$ cat flow/config.mk
export PLATFORM = sky130hd
export DESIGN_NAME = exponent_multiplier
export DESIGN_NICKNAME = exponent_multiplier
export VERILOG_FILES = /design/flow/design.v
export SDC_FILE = /design/flow/constraint.sdc
export NUM_CORES = 4
export LEC_CHECK = 0
export CAP_MARGIN = 40
export CORE_ASPECT_RATIO = 0.5
export CORE_MARGIN = 8
export CORE_UTILIZATION = 54
export CTS_CLUSTER_DIAMETER = 191
export CTS_CLUSTER_SIZE = 95
export HOLD_SLACK_MARGIN = 0.06
export MIN_ROUTING_LAYER = met1
export PLACE_DENSITY = 0.35
export SETUP_SLACK_MARGIN = 3.94
export SLEW_MARGIN = 20
export TNS_END_PERCENT = 25
$ cat flow/constraint.sdc
create_clock -name core_clock -period 82.1 [get_ports {i_clk}]
set_input_delay 16.4200 -clock core_clock [delete_from_list [all_inputs] [get_ports {i_clk}]]
set_output_delay 16.4200 -clock core_clock [all_outputs]
set_load 0.01 [all_outputs]
$ cat flow/design.v
module exponent_multiplier (
    i_clk, i_rst_n,
    i_load, i_start, i_select,
    i_A, i_B,
    o_done, led_select, o_P,
	seg_i_A_ten, seg_i_A_unit, 
	seg_i_B_ten, seg_i_B_unit, 
	seg_o_P_thousand, seg_o_P_hundred, seg_o_P_ten, seg_o_P_unit
);
    input wire i_clk, i_rst_n;
    input wire i_load, i_start, i_select;
    input [3:0] i_A, i_B;
    output reg o_done, led_select;
    output reg [29:0] o_P;
	output reg [6:0] seg_i_A_ten, seg_i_A_unit;
	output reg [6:0] seg_i_B_ten, seg_i_B_unit;
	output reg [6:0] seg_o_P_thousand, seg_o_P_hundred, seg_o_P_ten, seg_o_P_unit;
    parameter IDLE = 3'b000, LOAD = 3'b001, CALC = 3'b010, FINISH = 3'b011;
    reg [2:0] current_state;
    reg [3:0] reg_A, reg_B;
	reg [3:0] led_reg_A, led_reg_B;
    reg [19:0] reg_A_shift;
    reg [29:0] reg_P_exp;
    reg [7:0] reg_P_mul;
    reg [3:0] counter_exp;
    reg [2:0] index_bit_B;
    reg exp_done, mul_done;
    always @(posedge i_clk or negedge i_rst_n) begin
        if (!i_rst_n) begin
            reg_A <= 4'b0;
            reg_B <= 4'b0;
            reg_P_exp <= 30'b1;
            reg_P_mul <= 8'b0;
            reg_A_shift <= 20'b0;
			led_reg_A <= 4'b0;	
			led_reg_B <= 4'b0;	
            o_done <= 0;
			led_select <= 0;
            o_P <= 30'b0;
            counter_exp <= 4'b0;
            index_bit_B <= 3'b0;
            exp_done <= 0;
            mul_done <= 0;
            current_state <= IDLE;
        end
        else begin
            case (current_state)
                IDLE: begin
                    reg_A <= 4'b0;
                    reg_B <= 4'b0;
                    reg_P_exp <= 30'b1;
                    reg_P_mul <= 8'b0;
                    reg_A_shift <= 20'b0;
                    o_done <= 0;
					led_select <= 0;
                    o_P <= 30'b0;
                    counter_exp <= 4'b0;
                    index_bit_B <= 3'b0;
                    exp_done <= 0;
                    mul_done <= 0;
                    if (!i_load) begin 
                        reg_A <= i_A;
						led_reg_A <= i_A;
                        reg_B <= i_B;
						led_reg_B <= i_B;
                        reg_A_shift <= {16'b0, i_A};
                        current_state <= LOAD;
                    end                    
                end    
                LOAD: begin                    
                    current_state <= (!i_start) ? CALC : LOAD;
                end
                CALC: begin
                    if (i_start) begin
                        if (!exp_done) begin
                            if (counter_exp < reg_B) begin
                                reg_P_exp <= reg_P_exp * reg_A;
                                counter_exp <= counter_exp + 1;
                            end
                            else begin
                                exp_done <= 1;
                            end
                        end
                        if (!mul_done) begin
                            if (index_bit_B < 4) begin
                                if (reg_B[index_bit_B]) begin
                                    reg_P_mul <= reg_P_mul + reg_A_shift[7:0];
                                end
                                reg_A_shift <= reg_A_shift << 1;
                                index_bit_B <= index_bit_B + 1;
                            end
                            else begin
                                mul_done <= 1;
                            end
                        end
                        if (exp_done && mul_done) begin
                            current_state <= FINISH;
                        end
                    end
                end
                FINISH: begin
                    o_done <= 1;
                    led_select <= !i_select;
                    if (!i_select) begin
                        o_P <= reg_P_exp;
                    end
                    else if (i_select) begin
                        o_P <= {22'b0, reg_P_mul};
                    end
                    if (!i_start) begin
                        current_state <= IDLE;
                    end
                end
            endcase
        end
    end
	always @(*) begin                 
		case (led_reg_A % 10)
			4'd0: seg_i_A_unit = 7'b1000000;
			4'd1: seg_i_A_unit = 7'b1111001;
			4'd2: seg_i_A_unit = 7'b0100100;
			4'd3: seg_i_A_unit = 7'b0110000;
			4'd4: seg_i_A_unit = 7'b0011001;
			4'd5: seg_i_A_unit = 7'b0010010;
			4'd6: seg_i_A_unit = 7'b0000010;
			4'd7: seg_i_A_unit = 7'b1111000;
			4'd8: seg_i_A_unit = 7'b0000000;
			4'd9: seg_i_A_unit = 7'b0010000;
			default: seg_i_A_unit = 7'b1000000;
		endcase
		case (led_reg_A / 10)
			4'd0: seg_i_A_ten = 7'b1000000;
			4'd1: seg_i_A_ten = 7'b1111001;
			4'd2: seg_i_A_ten = 7'b0100100;
			4'd3: seg_i_A_ten = 7'b0110000;
			4'd4: seg_i_A_ten = 7'b0011001;
			4'd5: seg_i_A_ten = 7'b0010010;
			4'd6: seg_i_A_ten = 7'b0000010;
			4'd7: seg_i_A_ten = 7'b1111000;
			4'd8: seg_i_A_ten = 7'b0000000;
			4'd9: seg_i_A_ten = 7'b0010000;
			default: seg_i_A_ten = 7'b1000000;
		endcase
		case (led_reg_B % 10)
			4'd0: seg_i_B_unit = 7'b1000000;
			4'd1: seg_i_B_unit = 7'b1111001;
			4'd2: seg_i_B_unit = 7'b0100100;
			4'd3: seg_i_B_unit = 7'b0110000;
			4'd4: seg_i_B_unit = 7'b0011001;
			4'd5: seg_i_B_unit = 7'b0010010;
			4'd6: seg_i_B_unit = 7'b0000010;
			4'd7: seg_i_B_unit = 7'b1111000;
			4'd8: seg_i_B_unit = 7'b0000000;
			4'd9: seg_i_B_unit = 7'b0010000;
			default: seg_i_B_unit = 7'b1000000;
		endcase
		case (led_reg_B / 10)
			4'd0: seg_i_B_ten = 7'b1000000;
			4'd1: seg_i_B_ten = 7'b1111001;
			4'd2: seg_i_B_ten = 7'b0100100;
			4'd3: seg_i_B_ten = 7'b0110000;
			4'd4: seg_i_B_ten = 7'b0011001;
			4'd5: seg_i_B_ten = 7'b0010010;
			4'd6: seg_i_B_ten = 7'b0000010;
			4'd7: seg_i_B_ten = 7'b1111000;
			4'd8: seg_i_B_ten = 7'b0000000;
			4'd9: seg_i_B_ten = 7'b0010000;
			default: seg_i_B_ten = 7'b1000000;
		endcase
		case (o_P % 10)
			4'd0: seg_o_P_unit = 7'b1000000;
			4'd1: seg_o_P_unit = 7'b1111001;
			4'd2: seg_o_P_unit = 7'b0100100;
			4'd3: seg_o_P_unit = 7'b0110000;
			4'd4: seg_o_P_unit = 7'b0011001;
			4'd5: seg_o_P_unit = 7'b0010010;
			4'd6: seg_o_P_unit = 7'b0000010;
			4'd7: seg_o_P_unit = 7'b1111000;
			4'd8: seg_o_P_unit = 7'b0000000;
			4'd9: seg_o_P_unit = 7'b0010000;
			default: seg_o_P_unit = 7'b1000000;
		endcase
		case ((o_P / 10) % 10)
			4'd0: seg_o_P_ten = 7'b1000000;
			4'd1: seg_o_P_ten = 7'b1111001;
			4'd2: seg_o_P_ten = 7'b0100100;
			4'd3: seg_o_P_ten = 7'b0110000;
			4'd4: seg_o_P_ten = 7'b0011001;
			4'd5: seg_o_P_ten = 7'b0010010;
			4'd6: seg_o_P_ten = 7'b0000010;
			4'd7: seg_o_P_ten = 7'b1111000;
			4'd8: seg_o_P_ten = 7'b0000000;
			4'd9: seg_o_P_ten = 7'b0010000;
			default: seg_o_P_ten = 7'b1000000;
		endcase
		case ((o_P / 100) % 10)
			4'd0: seg_o_P_hundred = 7'b1000000;
			4'd1: seg_o_P_hundred = 7'b1111001;
			4'd2: seg_o_P_hundred = 7'b0100100;
			4'd3: seg_o_P_hundred = 7'b0110000;
			4'd4: seg_o_P_hundred = 7'b0011001;
			4'd5: seg_o_P_hundred = 7'b0010010;
			4'd6: seg_o_P_hundred = 7'b0000010;
			4'd7: seg_o_P_hundred = 7'b1111000;
			4'd8: seg_o_P_hundred = 7'b0000000;
			4'd9: seg_o_P_hundred = 7'b0010000;
			default: seg_o_P_hundred = 7'b1000000;
		endcase
		case ((o_P / 1000) % 10)
			4'd0: seg_o_P_thousand = 7'b1000000;
			4'd1: seg_o_P_thousand = 7'b1111001;
			4'd2: seg_o_P_thousand = 7'b0100100;
			4'd3: seg_o_P_thousand = 7'b0110000;
			4'd4: seg_o_P_thousand = 7'b0011001;
			4'd5: seg_o_P_thousand = 7'b0010010;
			4'd6: seg_o_P_thousand = 7'b0000010;
			4'd7: seg_o_P_thousand = 7'b1111000;
			4'd8: seg_o_P_thousand = 7'b0000000;
			4'd9: seg_o_P_thousand = 7'b0010000;
			default: seg_o_P_thousand = 7'b1000000;		
		endcase
    end
endmodule
$ cat flow/run.sh
#!/bin/bash
# the make line also repeats each setting of config.mk as NAME=value (left out here)
make -C /OpenROAD-flow-scripts/flow DESIGN_CONFIG=/design/flow/config.mk WORK_HOME=/design/flow/orfs CLKGATE_MAP_FILE= finish
==> flow_metrics.tcl, run 1 <==
# flow metrics
set metrics [dict create \
    ff_type "dfrtp_1" \
    synth.distinct_cells 155 \
    clk-insertion-delay-late_ps 370 \
    final_nets 5903 \
    place_congestion 1.005 \
    ant_nets 0 \
    top_cells_by_area "xnor2_1, dfrtp_1, nand2_1, a21oi_1, nor2_1" \
    num_vias 46540 \
    arrival_ps 44810 \
    clock_sinks 107 \
    min_to "led_select" \
    wirelength_um 143700 \
    async_flop_share_pct 100.0 \
    firstDrtPassIters 9 \
    crit_family "simple AND/OR/NAND/NOR gates" \
    fp-row-count 70 \
    top_area_share_pct 7.461 \
    fin_tns_setup_ps 0 \
    top_cell "nand2_1" \
    critPathRequiredTime_ps 65680 \
    min_from "led_select" \
    simple_gate_area_share_pct 32.46 \
    clockBufferDepth 2 \
    critPathBufInv 5 \
    critPathMaxStageDelay_ps 890 \
    cts_tree "built" \
    syn_inst 5883 \
    worst_pin_slew_ps 1034 \
    wire_per_inst_um 21.39 \
    hold-path-cell-count 1 \
    cts_root_buf "clkbuf_16" \
    grt_setup_unrepaired "false" \
    ys_cells 5883 \
    dpl_cell_area_um2 41460 \
    cts.clk_slew.worst_paths_ps 80 \
    r2r_slack_ps 75210 \
    crit_path_end_kind "primary output" \
    vias_per_cell 6.926 \
    setup_viol 0 \
    grt_pass1_wl_um 226500 \
    chipArea_um2 83620 \
    cp-startpoint "o_P[26]" \
    yosys.area_share.aoi_pct 34.39 \
    pin_count 101 \
    dp_hpwl_um 112800 \
    fin_crit_sh_pct 74.58 \
    yosys_area_um2 40030 \
    post_cts_buffers 0 \
    crit_type "flop to primary output" \
    fmax_mhz 16.33 \
    crit_top_cell "mux2i_1" \
    warnings 62 \
    path_max_fanout 32 \
    fp.dieH_um 208.5 \
    slowest_stage "dfrtp_1" \
    drv_slew 0 \
    skew_ps 8.863 \
    postCtsResizedCells 0 \
    grt_max_degree 61 \
    hold_buffers 0 \
    final.fill_count 7069 \
    initCoreUtil_pct 54.67 \
    final_cell_area_um2 41920 \
    hold_class "flop to flop" \
    route.detailed.drc 0 \
    r2r-end "reg_P_exp[29]" \
    grt_pass1_vias 41600 \
    register_area_um2 2680 \
    synth-edff-count 0 \
    adder_share_pct 6.664 \
    crit_path_end "seg_o_P_ten[2]" \
    mux_share_pct 3.376 \
    netlist_area_um2 40030 \
    postSynthAreaPerCell_um2 6.804 \
    portBuffers 94 \
    max_slew_margin_pct 31.06 \
    hold_ws_ps 494.8 \
    startpoint_type "flop" \
    antennaDiodeCount 0 \
    antenna_found_initial 0 \
    finalCriticalPeriod_ps 61230 \
    first_iter_violations 5207 \
    grt_overflow 0 \
    reg2reg_from "reg_P_exp[0]" \
    reg2reg_depth 33 \
    top_cells_by_count "nand2_1, nor2_1, a21oi_1" \
    topCombFamilyByArea "AND-OR/OR-AND gates" \
    logic_area_um2 34980 \
    synth_flops 107 \
    cap_viol_max_count 0 \
    postSynthSeqShare_pct 6.695 \
    yosys_warnings 1 \
    yosys.area_share.xor_xnor_pct 10.21 \
    grt_usage_pct 31.62 \
    coreArea_um2 73220 \
    largest_area_cell "xnor2_1" \
    die_w_um 401.0 \
    numCtsBuffers 9 \
    worstSetupPathDepth 105 \
    outcome "complete, no violations" \
    areaGrowthSynthToFinish_pct 4.720 \
    h-tree-depth 3 \
    hold_viol 0 \
]
through the flow:
step	instances	util, %	worst slack [ps]
6_report	6720	57.25	20870
4_1_cts	6698	57.02	21280
5_1_grt	6720	57.25	17580
2_1_floorplan	5887	-	33410
3_5_place_dp	6682	56.63	21800
3_3_place_gp	6657	56.28	22520
layout make-up:
cell class,count,share of cell area (%)
Clock inverter,6,0.1313
Sequential cell,107,6.394
Tap cell,972,2.901
Clock buffer,10,0.5462
Inverter,219,1.961
Multi-Input combinational cell,5187,83.44
Timing Repair Buffer,219,4.627
per-layer routing:
layer / vias to the layer above / GRT usage (%) / part of all wire [%]
met5: - / 0 / 0
met4: 0 / 10.44 / 3.6
met3: 320 / 3.513 / 7.9
met2: 2242 / 51.28 / 45
met1: 22100 / 43.64 / 44
li1: 21880 / - / -
==> run 2: changes to the inputs <==
Settings changed: ABC_AREA from default to 1, CAP_MARGIN 40 to 20, CORE_ASPECT_RATIO 0.5 to default, CORE_MARGIN 8 to 2, CORE_UTILIZATION 54 to 65, CTS_CLUSTER_DIAMETER 191 to 230, CTS_CLUSTER_SIZE 95 to default, HOLD_SLACK_MARGIN 0.06 to default, MIN_ROUTING_LAYER met1 to default, PLACE_DENSITY 0.35 to 0.6, SETUP_SLACK_MARGIN 3.94 to default, TNS_END_PERCENT 25 to default.
Clock period 82.1 ns to 46.2 ns, I/O delays scaled along.
==> run 2 against run 1 <==
The run now fails in global routing. Die size fell by 23%. Synthesized cell count rose by 24%. Area after synthesis rose by 0.88%.
==> flow_metrics.tcl, run 2 <==
# yosys + openroad results
set metrics [dict create \
    fp.dieH_um 253.2 \
    simple_gate_area_share_pct 59.54 \
    initCoreUtil_pct 65.55 \
    yosys_area_um2 40380 \
    stop_error "[ERROR DPL-0038] Utilization greater than 100%, impossible to legalize" \
    async_flop_share_pct 100.0 \
    yosys.area_share.aoi_pct 8.087 \
    ff_type "dfrtp_1" \
    dp_hpwl_um 112200 \
    hold_buffers 0 \
    portBuffers 94 \
    ys_cells 7320 \
    topCombFamilyByArea "simple AND/OR/NAND/NOR gates" \
    synth.distinct_cells 96 \
    mux_share_pct 0.05577 \
    place_congestion 0.9693 \
    haltStage "global routing" \
    synth_flops 107 \
    chipArea_um2 64130 \
    dp_slack_ps -3138 \
    top_area_share_pct 18.86 \
    pin_count 101 \
    coreArea_um2 61600 \
    outcome "did not finish" \
    postSynthSeqShare_pct 6.637 \
    fp-row-count 91 \
    syn_inst 7320 \
    clockBufferDepth 2 \
    die_w_um 253.2 \
    top_cells_by_area "nand2_1, inv_1, nand3_1, nand2_2, nor2_1" \
    yosys.area_share.xor_xnor_pct 4.499 \
    yosys_warnings 1 \
    synth-edff-count 0 \
    h-tree-depth 3 \
    cts_root_buf "clkbuf_16" \
    dp_cells 9748 \
    clock_sinks 107 \
    netlist_area_um2 40380 \
    top_cell "nand2_1" \
    postSynthAreaPerCell_um2 5.516 \
    adder_share_pct 5.559 \
    largest_area_cell "nand2_1" \
    numCtsBuffers 9 \
    top_cells_by_count "nand2_1, inv_1, nor2_1" \
]
## run 2: stage by stage
| step | hold slack (ps) | area (um2) | util (%) |
|---|---|---|---|
| floorplan | 437.1 | 40400 | - |
| global placement | 456.4 | 53450 | 86.78 |
| detailed placement | 482.2 | 53450 | 86.78 |
| CTS | 506.4 | 55950 | 90.83 |
## run 2: what timing repair did
| item | in CTS |
|---|---|
| pin swaps | 92 |
| cloned | 24 |
| gates resized | 246 |
| endpoints found under the hold margin | 0 |
| buffers inserted | 118 |
| setup endpoints to repair | 7 |
==> run 3: changes to the inputs <==
Settings changed: ABC_AREA 1 to default, CELL_PAD_IN_SITES_DETAIL_PLACEMENT from default to 2, CORE_UTILIZATION 65 to 49, CTS_CLUSTER_DIAMETER 230 to 175, MIN_ROUTING_LAYER from default to met1, PLACE_DENSITY 0.6 to default, PLACE_DENSITY_LB_ADDON from default to 0.21.
Clock period 46.2 ns to 38.0 ns, I/O delays scaled along.
==> run 3 against run 2 <==
The flow stops in detailed placement. Synthesized cell count is 20% lower. Area after synthesis is 0.87% lower. Die size is 31% higher.
==> flow_metrics.tcl, run 3 <==
# yosys + openroad results
set metrics [dict create \
    initCoreUtil_pct 49.62 \
    mux_share_pct 3.376 \
    synth-edff-count 0 \
    synth_flops 107 \
    top_cell "nand2_1" \
    top_cells_by_area "xnor2_1, dfrtp_1, nand2_1, a21oi_1, nor2_1" \
    postSynthAreaPerCell_um2 6.804 \
    place_congestion 0.9851 \
    die_w_um 289.8 \
    pin_count 101 \
    top_area_share_pct 7.461 \
    portBuffers 94 \
    simple_gate_area_share_pct 32.46 \
    fp-row-count 104 \
    yosys.area_share.aoi_pct 34.39 \
    synth.distinct_cells 155 \
    async_flop_share_pct 100.0 \
    ff_type "dfrtp_1" \
    adder_share_pct 6.664 \
    ys_cells 5883 \
    syn_inst 5883 \
    top_cells_by_count "nand2_1, nor2_1, a21oi_1" \
    fp.dieH_um 289.8 \
    netlist_area_um2 40030 \
    haltStage "detailed placement" \
    largest_area_cell "xnor2_1" \
    yosys_warnings 1 \
    outcome "did not finish" \
    yosys.area_share.xor_xnor_pct 10.21 \
    postSynthSeqShare_pct 6.695 \
    stop_error "[ERROR DPL-0033] detailed placement checks failed during check placement." \
    chipArea_um2 83990 \
    coreArea_um2 80680 \
    yosys_area_um2 40030 \
    topCombFamilyByArea "AND-OR/OR-AND gates" \
]
[run 3: through the flow]
| stage | cell area [um2] | std cells |
|---|---|---|
| 3_3_place_gp | 54280 | 8329 |
| 2_1_floorplan | 41170 | 5887 |
==> run 4: changes to the inputs <==
Settings changed: CELL_PAD_IN_SITES_DETAIL_PLACEMENT 2 to default, CORE_UTILIZATION 49 to 40, CTS_CLUSTER_DIAMETER 175 to default, MIN_ROUTING_LAYER met1 to default, PLACE_DENSITY from default to 0.6, PLACE_DENSITY_LB_ADDON 0.21 to default, SETUP_SLACK_MARGIN from default to 5.0.
Clock period 38.0 ns to 48.9 ns, I/O delays scaled along.
==> run 4 against run 3 <==
Now clean on timing, DRC and antenna. Area after synthesis unchanged. Die size grew 22%. Synthesized cell count unchanged.
==> flow_metrics.tcl, run 4 <==
# flow metrics
set metrics [dict create \
    postSynthAreaPerCell_um2 6.804 \
    outcome "complete, no violations" \
    hold_ws_ps 488.7 \
    synth.distinct_cells 155 \
    path_max_fanout 20 \
    critPathBufInv 19 \
    wirelength_um 148800 \
    h-tree-depth 3 \
    first_iter_violations 5234 \
    yosys.area_share.aoi_pct 34.39 \
    synth-edff-count 0 \
    reg2reg_depth 33 \
    fin_util_pct 48.84 \
    chipArea_um2 102600 \
    hold_buffers 0 \
    antenna_found_initial 3 \
    ant_nets 0 \
    yosys.area_share.xor_xnor_pct 10.21 \
    top_cells_by_count "nand2_1, nor2_1, a21oi_1" \
    top_cells_by_area "xnor2_1, dfrtp_1, nand2_1, a21oi_1, nor2_1" \
    setup_viol 0 \
    cp-startpoint "o_P[29]" \
    num_vias 47910 \
    use_met2_pct 43.59 \
    r2r_slack_ps 41380 \
    grt_max_degree 63 \
    hold_class "flop to flop" \
    syn_inst 5883 \
    drv_slew 0 \
    synth_flops 107 \
    crit_path_end "seg_o_P_ten[2]" \
    hold-path-cell-count 1 \
    die_w_um 320.3 \
    busiest_layer "met2" \
    fp.dieH_um 320.3 \
    grt_use_met1_pct 37.83 \
    numCtsBuffers 9 \
    firstDrtPassIters 7 \
    clk-insertion-delay-late_ps 390 \
    largest_area_cell "xnor2_1" \
    mux_share_pct 3.376 \
    skew_ps 25.88 \
    yosys_area_um2 40030 \
    cts.clk_slew.worst_paths_ps 90 \
    finalCriticalPeriod_ps 43390 \
    cap_viol_max_count 0 \
    initCoreUtil_pct 40.14 \
    grt_setup_unrepaired "true" \
    startpoint_type "flop" \
    critPathRequiredTime_ps 39120 \
    yosys_warnings 1 \
    final_nets 6298 \
    arrival_ps 33610 \
    place_congestion 0.9718 \
    vias_per_cell 6.438 \
    warnings 61 \
    coreArea_um2 99710 \
    clockBufferDepth 2 \
    crit_family "simple AND/OR/NAND/NOR gates" \
    areaGrowthSynthToFinish_pct 21.66 \
    route.detailed.drc 0 \
    crit_top_cell "buf_4" \
    fp-row-count 116 \
    dpl_cell_area_um2 42640 \
    min_from "led_select" \
    final_cell_area_um2 48700 \
    cts_root_buf "clkbuf_16" \
    crit_path_end_kind "primary output" \
    r2r-end "reg_P_exp[29]" \
    dp_cells 7121 \
    top_area_share_pct 7.461 \
    top_cell "nand2_1" \
    fin_crit_sh_pct 88.73 \
    ff_type "dfrtp_1" \
    min_to "led_select" \
    wire_per_inst_um 20.00 \
    adder_share_pct 6.664 \
    topCombFamilyByArea "AND-OR/OR-AND gates" \
    clock_sinks 107 \
    critPathMaxStageDelay_ps 620 \
    worstSetupPathDepth 119 \
    portBuffers 94 \
    crit_type "flop to primary output" \
    pin_count 101 \
    netlist_area_um2 40030 \
    postSynthSeqShare_pct 6.695 \
    dp_hpwl_um 109300 \
    simple_gate_area_share_pct 32.46 \
    ys_cells 5883 \
    use_met3_pct 2.633 \
    max_slew_margin_pct 29.20 \
    grt_usage_pct 26.82 \
    grt_pass1_vias 43060 \
    reg2reg_from "reg_A[3]" \
    worst_pin_slew_ps 1059 \
    slowest_stage "or4bb_4" \
    fin_cells 7442 \
    async_flop_share_pct 100.0 \
    grt_overflow 0 \
    fmax_mhz 23.05 \
    cts_tree "built" \
    grt_pass1_wl_um 233300 \
    hold_viol 0 \
]
run 4: timing repair:
item,CTS,global route
endpoints found under the hold margin,0,0
resized,329,362
endpoints found under the setup margin,7,11
pin swaps,87,160
setup buffers,111,179
cloned,3,10
run 4: routing by layer:
metal  wire (um)  vias up
met5          13        -
met4        4389        2
met3        9481      311
met2       67770     1948
met1       67180    22950
li1            -    22700
run 4: through the flow:
step	setup TNS, ps	setup WS, ps
floorplan	0	6850
global placement	0	356.5
detailed placement	-41.49	-29.61
CTS	0	5004
global route	0	4573
finish	0	5512
run 4: area by class of cell:
cell class | count | area [um2]
Fill cell | 9945 | 51010
Multi-Input combinational cell | 5199 | 38290
Timing Repair Buffer | 602 | 4920
Sequential cell | 107 | 2703
Tap cell | 1298 | 1624
Inverter | 219 | 824.5
Clock buffer | 9 | 225.2
Clock inverter | 7 | 103.9
Antenna cell | 1 | 2.502
==> run 5: changes to the inputs <==
Settings changed: ABC_AREA from default to 1, CORE_UTILIZATION 40 to 58, CTS_CLUSTER_DIAMETER from default to 227, CTS_CLUSTER_SIZE from default to 80, PLACE_DENSITY 0.6 to 0.35.
Clock period 48.9 ns to 27.7 ns, I/O delays scaled along.
==> run 5 against run 4 <==
Die size decreased by 30%. Hold slack improved by 55 ps. Sequential share of layout area decreased by 1.3 points. Now fails the layout checks on negative setup slack. Final cell count increased by 38%. Area after synthesis increased by 0.88%. Via count increased by 35%.
==> flow_metrics.tcl, run 5 <==
# flow metrics
set metrics [dict create \
    outcome "complete, but fails checks" \
    check-failures "negative setup slack" \
    adder_share_pct 5.559 \
    largest_area_cell "nand2_1" \
    grt_overflow 0 \
    cts_root_buf "clkbuf_16" \
    cap_viol_max_count 0 \
    final.setup.worst_slack_ps -20940 \
    chipArea_um2 71750 \
    yosys.area_share.xor_xnor_pct 4.499 \
    wire_per_inst_um 19.65 \
    top_cell "nand2_1" \
    portBuffers 94 \
    topCombFamilyByArea "simple AND/OR/NAND/NOR gates" \
    h-tree-depth 3 \
    simple_gate_area_share_pct 59.54 \
    yosys.area_share.aoi_pct 8.087 \
    reg2reg_from "reg_A[3]" \
    grt_setup_unrepaired "true" \
    clockBufferDepth 2 \
    grt_pass1_wl_um 234300 \
    hold_buffers 0 \
    critPathBufInv 55 \
    crit_path_end_kind "primary output" \
    crit_family "simple AND/OR/NAND/NOR gates" \
    finalCriticalPeriod_ps 48640 \
    dpl_cell_area_um2 56020 \
    route.detailed.drc 0 \
    grt_pass1_vias 51760 \
    grt_max_degree 61 \
    numCtsBuffers 9 \
    netlist_area_um2 40380 \
    busiest_layer "met2" \
    ant_nets 0 \
    hold_viol 0 \
    crit_path_end "seg_o_P_ten[6]" \
    ys_cells 7320 \
    num_vias 64820 \
    fmax_mhz 20.56 \
    fp.dieH_um 267.9 \
    worst_pin_slew_ps 1130 \
    fp-row-count 96 \
    pin_count 101 \
    cts_tree "built" \
    use_met3_pct 4.288 \
    cp-startpoint "o_P[27]" \
    firstDrtPassIters 17 \
    skew_ps 17.90 \
    clock_sinks 107 \
    place_congestion 0.9549 \
    cts.clk_slew.worst_paths_ps 90 \
    grt_use_met1_pct 48.33 \
    path_max_fanout 15 \
    arrival_ps 43100 \
    synth-edff-count 0 \
    drv_slew 0 \
    synth.distinct_cells 96 \
    critPathRequiredTime_ps 22160 \
    setup_viol 21 \
    worstSetupPathDepth 339 \
    postSynthAreaPerCell_um2 5.516 \
    die_w_um 267.9 \
    hold-path-cell-count 2 \
    crit_top_cell "nand2_2" \
    vias_per_cell 6.305 \
    final_nets 9498 \
    antenna_found_initial 12 \
    fin_crit_sh_pct 175.6 \
    async_flop_share_pct 100.0 \
    yosys_area_um2 40380 \
    min_to "index_bit_B[2]" \
    wirelength_um 202000 \
    coreArea_um2 68710 \
    crit_type "flop to primary output" \
    reg2reg_depth 47 \
    r2r-end "reg_P_exp[28]" \
    startpoint_type "flop" \
    use_met2_pct 67.38 \
    grt_usage_pct 38.23 \
    top_cells_by_count "nand2_1, inv_1, nor2_1" \
    ff_type "dfrtp_1" \
    mux_share_pct 0.05577 \
    top_area_share_pct 18.86 \
    r2r_slack_ps 19850 \
    areaGrowthSynthToFinish_pct 54.66 \
    clk-insertion-delay-late_ps 400 \
    warnings 65 \
    max_slew_margin_pct 24.66 \
    yosys_warnings 1 \
    dp_hpwl_um 113400 \
    initCoreUtil_pct 58.77 \
    critPathMaxStageDelay_ps 480 \
    fin_util_pct 90.90 \
    final_cell_area_um2 62450 \
    slowest_stage "dfrtp_2" \
    hold_class "flop to flop" \
    first_iter_violations 10340 \
    postSynthSeqShare_pct 6.637 \
    top_cells_by_area "nand2_1, inv_1, nand3_1, nand2_2, nor2_1" \
    synth_flops 107 \
    syn_inst 7320 \
    min_from "index_bit_B[2]" \
]
==> run 5: through the flow <==
step / hold WS, ps / std cells / setup TNS, ps / worst slack [ps]
4_1_cts: 481.7 / 10080 / -114770 / -16120
3_5_place_dp: 469.8 / 10010 / -135390 / -16820
2_1_floorplan: 437.1 / 7324 / -86360 / -12410
3_3_place_gp: 462.9 / 10010 / -113310 / -15340
5_1_grt: 530.4 / 10280 / -237700 / -23210
6_report: 544.0 / 10280 / -213870 / -20940
==> run 5: timing repair <==
action	in CTS	in global routing
pin swaps	53	311
setup endpoints to repair	28	28
gates cloned	17	46
gates resized	170	782
buffers inserted	37	149
hold endpoints to repair	0	0
==> run 5: area by class of cell <==
cell class / instances / area, um2
multi-input combinational: 5850 / 36090
timing repair buffer: 2105 / 17200
fill: 3177 / 6255
inverter: 1265 / 4994
sequential: 107 / 2685
tap: 931 / 1165
clock buffer: 9 / 225.2
clock inverter: 7 / 78.83
antenna: 6 / 15.01
==> run 5: metal layers <==
layer	share of wire, %	up-vias
met5	0.16	-
met4	10	14
met3	13	2606
met2	43	6104
met1	33	28790
li1	-	27300
==> run 6: changes to the inputs <==
Settings changed: ABC_AREA 1 to default, CAP_MARGIN 20 to 25, CELL_PAD_IN_SITES_GLOBAL_PLACEMENT from default to 1, CORE_ASPECT_RATIO from default to 1.12, CORE_MARGIN 2 to 5, CORE_UTILIZATION 58 to 22, CTS_CLUSTER_DIAMETER 227 to 224, CTS_CLUSTER_SIZE 80 to default, GPL_TIMING_DRIVEN from default to 1, MAX_ROUTING_LAYER from default to met4, MIN_ROUTING_LAYER from default to met1, PLACE_DENSITY 0.35 to 0.89, SLEW_MARGIN 20 to 10, TNS_END_PERCENT from default to 25.
Clock period 27.7 ns to 82.1 ns, I/O delays scaled along.
==> run 6 against run 5 <==
The run now finishes clean. Critical path depth shrank 229. Final cell count shrank 21%. Core utilization shrank 67 points. Global-route usage shrank 24 points. Register-to-register slack gained 55000 ps. Non-clock buffer count shrank 1913. Critical path type unchanged. Largest cell class unchanged.
==> flow_metrics.tcl, run 6 <==
# flow metrics
set metrics [dict create \
    outcome "complete, no violations" \
    skew_ps 19.65 \
    mux_share_pct 3.376 \
    cp-startpoint "o_P[29]" \
    grt_usage_pct 14.57 \
    ys_cells 5883 \
    final.fill_count 20220 \
    top_cells_by_count "nand2_1, nor2_1, a21oi_1" \
    fin_tns_setup_ps 0 \
    h-tree-depth 3 \
    grt_max_degree 61 \
    num_vias 45790 \
    critPathBufInv 7 \
    antennaDiodeCount 0 \
    final.setup.worst_slack_ps 20220 \
    startpoint_type "flop" \
    path_max_fanout 34 \
    first_iter_violations 4309 \
    synth_flops 107 \
    grt_pass1_vias 42420 \
    clk-insertion-delay-late_ps 390 \
    synth-edff-count 0 \
    arrival_ps 45460 \
    place_congestion 0.9912 \
    netlist_area_um2 40030 \
    coreArea_um2 180800 \
    pin_count 101 \
    setup_viol 0 \
    crit_top_cell "mux2i_1" \
    finalCriticalPeriod_ps 61880 \
    ant_nets 0 \
    drv_slew 0 \
    dp_slack_ps 20870 \
    grt_setup_unrepaired "false" \
    crit_family "simple AND/OR/NAND/NOR gates" \
    fin_crit_sh_pct 75.37 \
    portBuffers 94 \
    top_cell "nand2_1" \
    hold-path-cell-count 2 \
    grt_overflow 0 \
    antenna_found_initial 0 \
    topCombFamilyByArea "AND-OR/OR-AND gates" \
    ff_type "dfrtp_1" \
    hold_class "flop to flop" \
    top_area_share_pct 7.461 \
    r2r-end "reg_P_exp[29]" \
    route.detailed.drc 0 \
    yosys_warnings 1 \
    cap_viol_max_count 0 \
    cts_root_buf "clkbuf_16" \
    async_flop_share_pct 100.0 \
    synth.distinct_cells 155 \
    worstSetupPathDepth 110 \
    fp.dieH_um 461.4 \
    r2r_slack_ps 74550 \
    clockBufferDepth 2 \
    yosys_area_um2 40030 \
    numCtsBuffers 9 \
    firstDrtPassIters 8 \
    areaGrowthSynthToFinish_pct 8.521 \
    crit_type "flop to primary output" \
    critPathRequiredTime_ps 65680 \
    wire_per_inst_um 17.56 \
    max_slew_margin_pct 27.82 \
    hold_viol 0 \
    yosys.area_share.xor_xnor_pct 10.21 \
    reg2reg_depth 33 \
    largest_area_cell "xnor2_1" \
    worst_pin_slew_ps 1073 \
    crit_path_end "seg_o_P_ten[2]" \
    vias_per_cell 5.624 \
    reg2reg_from "reg_A[2]" \
    min_to "index_bit_B[2]" \
    cts.clk_slew.worst_paths_ps 80 \
    slowest_stage "dfrtp_1" \
    postSynthSeqShare_pct 6.695 \
    fmax_mhz 16.16 \
    fp-row-count 165 \
    initCoreUtil_pct 22.13 \
    grt_pass1_wl_um 229600 \
    final_nets 5876 \
    clock_sinks 107 \
    cts_tree "built" \
    yosys.area_share.aoi_pct 34.39 \
    wirelength_um 142900 \
    simple_gate_area_share_pct 32.46 \
    syn_inst 5883 \
    warnings 60 \
    postCtsResizedCells 0 \
    top_cells_by_area "xnor2_1, dfrtp_1, nand2_1, a21oi_1, nor2_1" \
    postSynthAreaPerCell_um2 6.804 \
    min_from "index_bit_B[2]" \
    post_cts_buffers 0 \
    chipArea_um2 190600 \
    dp_hpwl_um 112100 \
    crit_path_end_kind "primary output" \
    adder_share_pct 6.664 \
    critPathMaxStageDelay_ps 1010 \
    hold_buffers 0 \
    die_w_um 413.1 \
]
[run 6: metal layers]
| metal | up-vias | GRT usage [%] | wire, um |
|---|---|---|---|
| met3 | 246 | 1.730 | 9900 |
| met5 | - | - | 0 |
| met4 | 0 | 3.748 | 3605 |
| met1 | 21810 | 19.52 | 64290 |
| met2 | 1899 | 23.28 | 65140 |
| li1 | 21840 | - | - |
[run 6: layout make-up]
class                      count  area, um2  share of cell area (%)
clock inverter                 7      52.55                  0.1210
multi-input combinational   5187      34930                   80.42
sequential                   107       2680                   6.170
inverter                     219      822.0                   1.892
tap                         2421       3029                   6.973
clock buffer                   9      225.2                  0.5185
timing repair buffer         192       1697                   3.906
[run 6: stage by stage]
| step | std cells | hold slack [ps] | utilization, % | instance area, um2 |
|---|---|---|---|---|
| 6_report | 8142 | 501.5 | 24.02 | 43440 |
| 5_1_grt | 8142 | 547.8 | 24.02 | 43440 |
| 4_1_cts | 8131 | 506.6 | 23.97 | 43350 |
| 3_5_place_dp | 8115 | 486.8 | 23.82 | 43070 |
| 3_3_place_gp | 8112 | 465.4 | 23.80 | 43030 |
| 2_1_floorplan | 5887 | 448.6 | - | 40040 |
==> run 7: changes to the inputs <==
Settings changed: ABC_AREA from default to 1, CAP_MARGIN 25 to 20, CELL_PAD_IN_SITES_GLOBAL_PLACEMENT 1 to default, CORE_ASPECT_RATIO 1.12 to default, CORE_MARGIN 5 to 2, CORE_UTILIZATION 22 to 65, CTS_CLUSTER_DIAMETER 224 to 235, GPL_TIMING_DRIVEN 1 to default, MIN_ROUTING_LAYER met1 to default, PLACE_DENSITY 0.89 to 0.6, SETUP_SLACK_MARGIN 5.0 to default, SLEW_MARGIN 10 to 20, TNS_END_PERCENT 25 to 85.
Clock period 82.1 ns to 45.0 ns, I/O delays scaled along.
==> run 7 against run 6 <==
The flow now stops in global routing. Area after synthesis is 0.88% higher. Synthesized cell count is 24% higher. Die size is 66% lower.
==> flow_metrics.tcl, run 7 <==
# yosys + openroad results
set metrics [dict create \
    hold_buffers 0 \
    yosys.area_share.aoi_pct 8.087 \
    top_cells_by_area "nand2_1, inv_1, nand3_1, nand2_2, nor2_1" \
    stop_error "[ERROR GRT-0232] Routing congestion too high. Check the congestion heatmap in the GUI." \
    grt_usage_pct 114.8 \
    synth_flops 107 \
    fp.dieH_um 253.2 \
    async_flop_share_pct 100.0 \
    haltStage "global routing" \
    place_congestion 1.005 \
    outcome "did not finish" \
    h-tree-depth 3 \
    dp_slack_ps -3948 \
    topCombFamilyByArea "simple AND/OR/NAND/NOR gates" \
    numCtsBuffers 9 \
    synth-edff-count 0 \
    ff_type "dfrtp_1" \
    postSynthSeqShare_pct 6.637 \
    yosys_warnings 1 \
    clockBufferDepth 2 \
    adder_share_pct 5.559 \
    ys_cells 7320 \
    chipArea_um2 64130 \
    dpl_cell_area_um2 53730 \
    syn_inst 7320 \
    top_cell "nand2_1" \
    grt_overflow 11170 \
    pin_count 101 \
    fp-row-count 91 \
    yosys_area_um2 40380 \
    initCoreUtil_pct 65.55 \
    dp_hpwl_um 114000 \
    largest_area_cell "nand2_1" \
    mux_share_pct 0.05577 \
    top_area_share_pct 18.86 \
    postSynthAreaPerCell_um2 5.516 \
    synth.distinct_cells 96 \
    portBuffers 94 \
    die_w_um 253.2 \
    yosys.area_share.xor_xnor_pct 4.499 \
    simple_gate_area_share_pct 59.54 \
    cts_root_buf "clkbuf_16" \
    coreArea_um2 61600 \
    top_cells_by_count "nand2_1, inv_1, nor2_1" \
    netlist_area_um2 40380 \
    clock_sinks 107 \
]
==> run 7: routing by layer <==
metal | GRT overflow | GRT usage, %
met1 | 157 | 91.60
met2 | 9807 | 176.9
met3 | 100 | 69.50
met4 | 1108 | 117.3
met5 | - | -
==> run 7: what timing repair did <==
item | CTS
gates cloned | 26
pin swaps | 58
setup buffers | 82
endpoints found under the setup margin | 7
resized | 208
==> run 7: metrics by stage <==
stage | std cells | hold WS, ps
CTS | 9911 | 477.9
detailed placement | 9787 | 480.6
global placement | 9787 | 456.7
floorplan | 7324 | 437.1
==> run 8: changes to the inputs <==
Settings changed: ABC_AREA 1 to default, CELL_PAD_IN_SITES_DETAIL_PLACEMENT from default to 2, CELL_PAD_IN_SITES_GLOBAL_PLACEMENT from default to 3, CORE_ASPECT_RATIO from default to 0.66, CORE_MARGIN 2 to 3, CORE_UTILIZATION 65 to 50, CTS_CLUSTER_DIAMETER 235 to 219, CTS_CLUSTER_SIZE from default to 32, GPL_ROUTABILITY_DRIVEN from default to 1, GPL_TIMING_DRIVEN from default to 0, MAX_ROUTING_LAYER met4 to default, PLACE_DENSITY 0.6 to default, PLACE_DENSITY_LB_ADDON from default to 0.0, TNS_END_PERCENT 85 to default.
Clock period 45.0 ns to 50.0 ns, I/O delays scaled along.
==> run 8 against run 7 <==
The flow stops in global placement without I/O. Die size rose by 30%. Area after synthesis fell by 0.87%. Synthesized cell count fell by 20%.
==> flow_metrics.tcl, run 8 <==
# yosys + openroad results
set metrics [dict create \
    outcome "did not finish" \
    haltStage "global placement without I/O" \
    stop_error "[ERROR FLW-0024] Place density exceeds 1.0 (current PLACE_DENSITY_LB_ADDON =  0.0). Please check if the value of  PLACE_DENSITY_LB_ADDON is between 0 and 0.99." \
    initCoreUtil_pct 50.98 \
    coreArea_um2 78510 \
    adder_share_pct 6.664 \
    postSynthSeqShare_pct 6.695 \
    yosys.area_share.aoi_pct 34.39 \
    top_area_share_pct 7.461 \
    largest_area_cell "xnor2_1" \
    top_cells_by_count "nand2_1, nor2_1, a21oi_1" \
    chipArea_um2 83560 \
    synth-edff-count 0 \
    top_cells_by_area "xnor2_1, dfrtp_1, nand2_1, a21oi_1, nor2_1" \
    yosys_area_um2 40030 \
    fp-row-count 83 \
    die_w_um 354.3 \
    netlist_area_um2 40030 \
    yosys_warnings 1 \
    postSynthAreaPerCell_um2 6.804 \
    topCombFamilyByArea "AND-OR/OR-AND gates" \
    synth_flops 107 \
    async_flop_share_pct 100.0 \
    syn_inst 5883 \
    ff_type "dfrtp_1" \
    yosys.area_share.xor_xnor_pct 10.21 \
    ys_cells 5883 \
    fp.dieH_um 235.9 \
    top_cell "nand2_1" \
    synth.distinct_cells 155 \
    mux_share_pct 3.376 \
    simple_gate_area_share_pct 32.46 \
]
==> run 9: changes to the inputs <==
Settings changed: ABC_AREA from default to 1, CELL_PAD_IN_SITES_DETAIL_PLACEMENT 2 to default, CELL_PAD_IN_SITES_GLOBAL_PLACEMENT 3 to default, CORE_ASPECT_RATIO 0.66 to default, CORE_MARGIN 3 to 2, CORE_UTILIZATION 50 to 65, CTS_CLUSTER_DIAMETER 219 to 227, CTS_CLUSTER_SIZE 32 to 83, GPL_ROUTABILITY_DRIVEN 1 to default, GPL_TIMING_DRIVEN 0 to default, PLACE_DENSITY from default to 0.35, PLACE_DENSITY_LB_ADDON 0.0 to default.
Clock period 50.0 ns to 44.8 ns, I/O delays scaled along.
==> run 9 against run 8 <==
The flow stops in global routing. Die size decreased by 23%. Synthesized cell count is 24% higher. Area after synthesis rose by 0.88%.
==> flow_metrics.tcl, run 9 <==
# yosys + openroad results
set metrics [dict create \
    outcome "did not finish" \
    top_cells_by_area "nand2_1, inv_1, nand3_1, nand2_2, nor2_1" \
    ys_cells 7320 \
    pin_count 101 \
    synth_flops 107 \
    async_flop_share_pct 100.0 \
    mux_share_pct 0.05577 \
    top_area_share_pct 18.86 \
    coreArea_um2 61600 \
    h-tree-depth 3 \
    dpl_cell_area_um2 53730 \
    netlist_area_um2 40380 \
    dp_slack_ps -4165 \
    haltStage "global routing" \
    yosys_area_um2 40380 \
    die_w_um 253.2 \
    top_cells_by_count "nand2_1, inv_1, nor2_1" \
    chipArea_um2 64130 \
    top_cell "nand2_1" \
    place_congestion 0.9928 \
    portBuffers 94 \
    cts_root_buf "clkbuf_16" \
    postSynthSeqShare_pct 6.637 \
    yosys_warnings 1 \
    clock_sinks 107 \
    synth-edff-count 0 \
    stop_error "[ERROR DPL-0038] Utilization greater than 100%, impossible to legalize" \
    fp-row-count 91 \
    synth.distinct_cells 96 \
    syn_inst 7320 \
    simple_gate_area_share_pct 59.54 \
    initCoreUtil_pct 65.55 \
    adder_share_pct 5.559 \
    yosys.area_share.xor_xnor_pct 4.499 \
    dp_cells 9783 \
    fp.dieH_um 253.2 \
    ff_type "dfrtp_1" \
    largest_area_cell "nand2_1" \
    postSynthAreaPerCell_um2 5.516 \
    yosys.area_share.aoi_pct 8.087 \
    clockBufferDepth 2 \
    hold_buffers 0 \
    dp_hpwl_um 112800 \
    topCombFamilyByArea "simple AND/OR/NAND/NOR gates" \
    numCtsBuffers 9 \
]
-- run 9: stage by stage --
stage	hold WS, ps	setup TNS [ps]
floorplan	437.1	0
global placement	456.3	-15860
detailed placement	479.9	-28630
CTS	513.9	-19300
-- run 9: timing repair --
item	in CTS
pin swaps	99
gates cloned	29
gates resized	270
buffers inserted	105
endpoints found under the setup margin	7
==> run 10: changes to the inputs <==
Settings changed: ABC_AREA 1 to default, CORE_UTILIZATION 65 to 58, CTS_CLUSTER_DIAMETER 227 to default, CTS_CLUSTER_SIZE 83 to default, PLACE_DENSITY 0.35 to 0.6.
Clock period 44.8 ns to 40.6 ns, I/O delays scaled along.
==> run 10 against run 9 <==
The layout now fails its checks (negative setup slack). Area after synthesis decreased by 0.87%. Die size increased by 11%. Synthesized cell count is 20% lower.
==> flow_metrics.tcl, run 10 <==
# flow metrics
set metrics [dict create \
    top_cells_by_count "nand2_1, nor2_1, a21oi_1" \
    crit_path_end "seg_o_P_ten[3]" \
    cap_viol_max_count 0 \
    antenna_found_initial 1 \
    cts_root_buf "clkbuf_16" \
    max_slew_margin_pct 6.483 \
    arrival_ps 33450 \
    pin_count 101 \
    top_cell "nand2_1" \
    initCoreUtil_pct 58.46 \
    chipArea_um2 71130 \
    top_cells_by_area "xnor2_1, dfrtp_1, nand2_1, a21oi_1, nor2_1" \
    postSynthSeqShare_pct 6.695 \
    coreArea_um2 68470 \
    final_nets 7473 \
    postSynthAreaPerCell_um2 6.804 \
    firstDrtPassIters 9 \
    first_iter_violations 6768 \
    portBuffers 94 \
    min_from "led_select" \
    grt_max_degree 62 \
    dp_slack_ps -996.2 \
    critPathMaxStageDelay_ps 610 \
    final.setup.worst_slack_ps -968.0 \
    yosys.area_share.xor_xnor_pct 10.21 \
    clockBufferDepth 2 \
    numCtsBuffers 9 \
    yosys_area_um2 40030 \
    drv_slew 0 \
    fmax_mhz 24.06 \
    top_area_share_pct 7.461 \
    r2r_slack_ps 33530 \
    grt_usage_pct 40.59 \
    outcome "complete, but fails checks" \
    crit_top_cell "buf_4" \
    num_vias 55400 \
    final.fill_count 4447 \
    h-tree-depth 3 \
    reg2reg_from "reg_P_exp[0]" \
    yosys_warnings 1 \
    areaGrowthSynthToFinish_pct 42.97 \
    dp_hpwl_um 119000 \
    largest_area_cell "xnor2_1" \
    cts.clk_slew.worst_paths_ps 80 \
    topCombFamilyByArea "AND-OR/OR-AND gates" \
    crit_type "flop to primary output" \
    cts_tree "built" \
    dpl_cell_area_um2 51960 \
    slowest_stage "or4bb_4" \
    clock_sinks 107 \
    critPathBufInv 40 \
    wire_per_inst_um 20.23 \
    simple_gate_area_share_pct 32.46 \
    startpoint_type "flop" \
    dp_cells 8000 \
    async_flop_share_pct 100.0 \
    syn_inst 5883 \
    mux_share_pct 3.376 \
    ant_nets 0 \
    cp-startpoint "o_P[28]" \
    synth_flops 107 \
    r2r-end "reg_P_exp[29]" \
    skew_ps 14.75 \
    ys_cells 5883 \
    ff_type "dfrtp_1" \
    min_to "led_select" \
    path_max_fanout 10 \
    crit_family "simple AND/OR/NAND/NOR gates" \
    warnings 64 \
    setup_viol 7 \
    fp-row-count 96 \
    fin_crit_sh_pct 102.4 \
    crit_path_end_kind "primary output" \
    hold_ws_ps 482.9 \
    reg2reg_depth 33 \
    synth-edff-count 0 \
    final_cell_area_um2 57230 \
    place_congestion 1.031 \
    hold_viol 0 \
    adder_share_pct 6.664 \
    vias_per_cell 6.755 \
    worstSetupPathDepth 142 \
    check-failures "negative setup slack" \
    synth.distinct_cells 155 \
    worst_pin_slew_ps 1392 \
    yosys.area_share.aoi_pct 34.39 \
    grt_overflow 0 \
    finalCriticalPeriod_ps 41570 \
    fp.dieH_um 266.7 \
    clk-insertion-delay-late_ps 380 \
    fin_cells 8201 \
    grt_pass1_vias 49190 \
    hold_class "flop to flop" \
    wirelength_um 165900 \
    grt_pass1_wl_um 244000 \
    grt_setup_unrepaired "true" \
    die_w_um 266.7 \
    critPathRequiredTime_ps 32480 \
    route.detailed.drc 0 \
    hold-path-cell-count 1 \
    netlist_area_um2 40030 \
]
## run 10: area by class of cell
cell class              instances  area, um2  share of cell area (%)
multi-input cells            5188      38330                   66.97
flip-flops and latches        107       2685                   4.692
clock buffers                   9      225.2                  0.3935
inverters                     219      822.0                   1.436
diodes                          1      2.502                0.004373
well taps                     882       1104                   1.928
repair buffers               1788      13970                   24.41
clock inverters                 7      91.34                  0.1596
## run 10: repair_timing
action,CTS,global route
pin swaps,30,228
gates cloned,1,3
setup endpoints to repair,7,21
resized,158,583
endpoints found under the hold margin,0,0
buffers inserted,29,152
hold buffers,0,0
## run 10: routing by layer
metal	up-vias	routed length, um	track usage [%]
met4	0	8885	16.26
li1	25050	-	-
met5	-	0	0
met2	3590	76820	68.52
met1	25900	64690	52.32
met3	863	15530	5.157
## run 10: through the flow
stage / setup TNS, ps / utilization [%]
finish: -5535 / 83.59
CTS: -32.35 / 77.78
floorplan: 0 / -
detailed placement: -6576 / 75.89
global route: -13890 / 83.59
global placement: -666.4 / 75.88
==> run 11: changes to the inputs <==
Settings changed: ABC_AREA from default to 1, CTS_CLUSTER_DIAMETER from default to 232.
Clock period 40.6 ns to 27.9 ns, I/O delays scaled along.
==> run 11 against run 10 <==
The layout still fails its checks (negative setup slack). Flip-flop count did not move. Critical path type unchanged. Final cell count up 26%. Global-route usage fell by 3.2 points.
==> flow_metrics.tcl, run 11 <==
# flow metrics
set metrics [dict create \
    outcome "complete, but fails checks" \
    check-failures "negative setup slack" \
    startpoint_type "flop" \
    cts_root_buf "clkbuf_16" \
    crit_family "simple AND/OR/NAND/NOR gates" \
    critPathMaxStageDelay_ps 490 \
    first_iter_violations 8616 \
    fin_util_pct 90.77 \
    cap_viol_max_count 0 \
    synth_flops 107 \
    r2r_slack_ps 20760 \
    reg2reg_from "reg_A[3]" \
    critPathBufInv 64 \
    numCtsBuffers 9 \
    final_nets 9525 \
    finalCriticalPeriod_ps 48230 \
    max_slew_margin_pct 24.04 \
    yosys.area_share.xor_xnor_pct 4.499 \
    largest_area_cell "nand2_1" \
    min_from "o_done" \
    antenna_found_initial 0 \
    yosys_area_um2 40380 \
    crit_path_end_kind "primary output" \
    skew_ps 17.12 \
    dp_slack_ps -16960 \
    simple_gate_area_share_pct 59.54 \
    drv_slew 0 \
    critPathRequiredTime_ps 22320 \
    yosys_warnings 1 \
    fmax_mhz 20.73 \
    vias_per_cell 6.038 \
    crit_top_cell "nand2_2" \
    grt_pass1_vias 51760 \
    coreArea_um2 68710 \
    topCombFamilyByArea "simple AND/OR/NAND/NOR gates" \
    grt_max_degree 69 \
    top_area_share_pct 18.86 \
    min_to "o_done" \
    cp-startpoint "o_P[28]" \
    crit_path_end "seg_o_P_ten[5]" \
    warnings 65 \
    clk-insertion-delay-late_ps 390 \
    num_vias 62200 \
    grt_setup_unrepaired "true" \
    mux_share_pct 0.05577 \
    path_max_fanout 12 \
    areaGrowthSynthToFinish_pct 54.45 \
    worstSetupPathDepth 357 \
    wirelength_um 184900 \
    cts.clk_slew.worst_paths_ps 90 \
    place_congestion 0.9769 \
    syn_inst 7320 \
    synth.distinct_cells 96 \
    clock_sinks 107 \
    top_cells_by_area "nand2_1, inv_1, nand3_1, nand2_2, nor2_1" \
    ant_nets 0 \
    register_area_um2 2686 \
    hold_viol 0 \
    setup_viol 21 \
    clockBufferDepth 2 \
    hold_class "flop to flop" \
    hold_ws_ps 489.3 \
    top_cells_by_count "nand2_1, inv_1, nor2_1" \
    async_flop_share_pct 100.0 \
    portBuffers 94 \
    arrival_ps 42650 \
    fp-row-count 96 \
    firstDrtPassIters 13 \
    ys_cells 7320 \
    grt_pass1_wl_um 230600 \
    antennaDiodeCount 0 \
    dp_hpwl_um 111800 \
    die_w_um 267.9 \
    final.fill_count 3291 \
    logic_area_um2 35860 \
    fp.dieH_um 267.9 \
    hold-path-cell-count 2 \
    slowest_stage "dfrtp_2" \
    fin_crit_sh_pct 172.9 \
    ff_type "dfrtp_1" \
    synth-edff-count 0 \
    dpl_cell_area_um2 55890 \
    final.setup.worst_slack_ps -20330 \
    grt_overflow 0 \
    hold_buffers 0 \
    yosys.area_share.aoi_pct 8.087 \
    chipArea_um2 71750 \
    postSynthSeqShare_pct 6.637 \
    route.detailed.drc 0 \
    adder_share_pct 5.559 \
    top_cell "nand2_1" \
    postSynthAreaPerCell_um2 5.516 \
    wire_per_inst_um 17.95 \
    crit_type "flop to primary output" \
    h-tree-depth 3 \
    grt_usage_pct 37.41 \
    pin_count 101 \
    cts_tree "built" \
    netlist_area_um2 40380 \
    worst_pin_slew_ps 1139 \
    reg2reg_depth 47 \
    final_cell_area_um2 62370 \
    r2r-end "reg_P_exp[28]" \
    initCoreUtil_pct 58.77 \
]
## run 11: timing repair
| action | CTS | global route |
|---|---|---|
| setup buffers | 35 | 176 |
| endpoints found under the hold margin | 0 | 0 |
| cloned | 10 | 46 |
| gates resized | 113 | 828 |
| pin swaps | 44 | 339 |
| endpoints found under the setup margin | 21 | 21 |
## run 11: layout make-up
class                           instances  share of cell area [%]
Clock buffer                            9                  0.3611
Clock inverter                          7                  0.1465
Inverter                             1265                   7.995
Multi-Input combinational cell       5843                   57.50
Sequential cell                       107                   4.307
Tap cell                              931                   1.868
Timing Repair Buffer                 2139                   27.82
## run 11: per-stage QoR
step	instances	TNS, ps
after floorplan	7324	-85240
after global placement	10020	-111920
after detailed placement	10020	-133200
after CTS	10080	-113500
after global routing	10300	-218720
final	10300	-179220
## run 11: layer usage
| metal | up-vias | GRT usage [%] | wire length (um) |
|---|---|---|---|
| met5 | - | 0 | 0 |
| met4 | 0 | 11.75 | 15010 |
| li1 | 27360 | - | - |
| met3 | 1758 | 3.766 | 21060 |
| met1 | 28000 | 46.66 | 64310 |
| met2 | 5080 | 67.43 | 84550 |
==> run 12: changes to the inputs <==
Settings changed: CORE_UTILIZATION 58 to 72, CTS_CLUSTER_DIAMETER 232 to 282, CTS_CLUSTER_SIZE from default to 10, HOLD_SLACK_MARGIN from default to 0.3, PLACE_DENSITY 0.6 to default, PLACE_DENSITY_LB_ADDON from default to 0.18, SETUP_SLACK_MARGIN from default to 3.66.
Clock period 27.9 ns to 12.3 ns, I/O delays scaled along.
==> run 12 against run 11 <==
The run now fails in detailed placement. Die size is 19% lower. Area after synthesis stayed put. Synthesized cell count stayed put.
==> flow_metrics.tcl, run 12 <==
# yosys + openroad results
set metrics [dict create \
    yosys_area_um2 40380 \
    yosys.area_share.xor_xnor_pct 4.499 \
    fp.dieH_um 240.8 \
    initCoreUtil_pct 73.01 \
    place_congestion 1.051 \
    top_cells_by_count "nand2_1, inv_1, nor2_1" \
    largest_area_cell "nand2_1" \
    synth-edff-count 0 \
    synth.distinct_cells 96 \
    fp-row-count 86 \
    synth_flops 107 \
    top_cells_by_area "nand2_1, inv_1, nand3_1, nand2_2, nor2_1" \
    coreArea_um2 55310 \
    netlist_area_um2 40380 \
    postSynthAreaPerCell_um2 5.516 \
    topCombFamilyByArea "simple AND/OR/NAND/NOR gates" \
    chipArea_um2 57990 \
    die_w_um 240.8 \
    haltStage "detailed placement" \
    async_flop_share_pct 100.0 \
    top_cell "nand2_1" \
    yosys_warnings 1 \
    yosys.area_share.aoi_pct 8.087 \
    portBuffers 94 \
    adder_share_pct 5.559 \
    postSynthSeqShare_pct 6.637 \
    stop_error "[ERROR DPL-0038] Utilization greater than 100%, impossible to legalize" \
    ys_cells 7320 \
    ff_type "dfrtp_1" \
    pin_count 101 \
    mux_share_pct 0.05577 \
    top_area_share_pct 18.86 \
    outcome "did not finish" \
    syn_inst 7320 \
    simple_gate_area_share_pct 59.54 \
]
[run 12: stage by stage]
stage | setup slack (ps) | cells | TNS (ps)
after floorplan | -24730 | 7324 | -354650
after global placement | -26980 | 10200 | -382530
==> run 13: changes to the inputs <==
Settings changed: ABC_AREA 1 to default, CELL_PAD_IN_SITES_GLOBAL_PLACEMENT from default to 3, CORE_ASPECT_RATIO from default to 0.66, CORE_UTILIZATION 72 to 62, CTS_CLUSTER_DIAMETER 282 to default, CTS_CLUSTER_SIZE 10 to 32, GPL_ROUTABILITY_DRIVEN from default to 1, GPL_TIMING_DRIVEN from default to 1, HOLD_SLACK_MARGIN 0.3 to default, PLACE_DENSITY_LB_ADDON 0.18 to default, SETUP_SLACK_MARGIN 3.66 to default.
Clock period 12.3 ns to 50.0 ns, I/O delays scaled along.
==> run 13 against run 12 <==
The run fails in global placement without I/O. Synthesized cell count is 20% lower. Area after synthesis is 0.87% lower. Die size is 15% higher.
==> flow_metrics.tcl, run 13 <==
# yosys + openroad results
set metrics [dict create \
    synth.distinct_cells 155 \
    die_w_um 316.8 \
    synth_flops 107 \
    yosys_warnings 1 \
    top_area_share_pct 7.461 \
    ys_cells 5883 \
    initCoreUtil_pct 62.82 \
    coreArea_um2 63720 \
    top_cell "nand2_1" \
    top_cells_by_area "xnor2_1, dfrtp_1, nand2_1, a21oi_1, nor2_1" \
    topCombFamilyByArea "AND-OR/OR-AND gates" \
    yosys_area_um2 40030 \
    syn_inst 5883 \
    adder_share_pct 6.664 \
    top_cells_by_count "nand2_1, nor2_1, a21oi_1" \
    ff_type "dfrtp_1" \
    fp-row-count 75 \
    yosys.area_share.aoi_pct 34.39 \
    outcome "did not finish" \
    async_flop_share_pct 100.0 \
    chipArea_um2 66660 \
    mux_share_pct 3.376 \
    yosys.area_share.xor_xnor_pct 10.21 \
    haltStage "global placement without I/O" \
    synth-edff-count 0 \
    largest_area_cell "xnor2_1" \
    netlist_area_um2 40030 \
    postSynthSeqShare_pct 6.695 \
    postSynthAreaPerCell_um2 6.804 \
    stop_error "[ERROR GPL-0301] Utilization 145.310 % exceeds 100%." \
    simple_gate_area_share_pct 32.46 \
    fp.dieH_um 210.4 \
]
==> run 14: changes to the inputs <==
Settings changed: ABC_AREA from default to 1, CAP_MARGIN 20 to 5, CELL_PAD_IN_SITES_GLOBAL_PLACEMENT 3 to default, CORE_ASPECT_RATIO 0.66 to default, CORE_UTILIZATION 62 to 68, CTS_CLUSTER_DIAMETER from default to 232, CTS_CLUSTER_SIZE 32 to default, GPL_ROUTABILITY_DRIVEN 1 to default, GPL_TIMING_DRIVEN 1 to default, PLACE_DENSITY from default to 0.6.
Clock period 50.0 ns to 32.2 ns, I/O delays scaled along.
==> run 14 against run 13 <==
The flow stops in clock tree synthesis. Die size is 8.0% lower. Synthesized cell count rose by 24%. Area after synthesis is 0.88% higher.
==> flow_metrics.tcl, run 14 <==
# yosys + openroad results
set metrics [dict create \
    outcome "did not finish" \
    haltStage "clock tree synthesis" \
    stop_error "[ERROR DPL-0033] detailed placement checks failed during check placement." \
    syn_inst 7320 \
    yosys_area_um2 40380 \
    initCoreUtil_pct 68.55 \
    synth-edff-count 0 \
    async_flop_share_pct 100.0 \
    topCombFamilyByArea "simple AND/OR/NAND/NOR gates" \
    fp.dieH_um 247.7 \
    pin_count 101 \
    dp_cells 9778 \
    place_congestion 1.029 \
    ys_cells 7320 \
    synth.distinct_cells 96 \
    yosys_warnings 1 \
    fp-row-count 89 \
    synth_flops 107 \
    simple_gate_area_share_pct 59.54 \
    mux_share_pct 0.05577 \
    die_w_um 247.7 \
    dp_slack_ps -15660 \
    yosys.area_share.aoi_pct 8.087 \
    postSynthSeqShare_pct 6.637 \
    adder_share_pct 5.559 \
    top_cells_by_count "nand2_1, inv_1, nor2_1" \
    postSynthAreaPerCell_um2 5.516 \
    largest_area_cell "nand2_1" \
    chipArea_um2 61350 \
    portBuffers 94 \
    top_cell "nand2_1" \
    top_area_share_pct 18.86 \
    dp_hpwl_um 136200 \
    yosys.area_share.xor_xnor_pct 4.499 \
    coreArea_um2 58910 \
    netlist_area_um2 40380 \
    top_cells_by_area "nand2_1, inv_1, nand3_1, nand2_2, nor2_1" \
    ff_type "dfrtp_1" \
]
[run 14: metrics by stage]
| step | instance area (um2) | utilization (%) |
|---|---|---|
| 2_1_floorplan | 41360 | - |
| 3_3_place_gp | 55030 | 93.41 |
| 3_5_place_dp | 55030 | 93.41 |
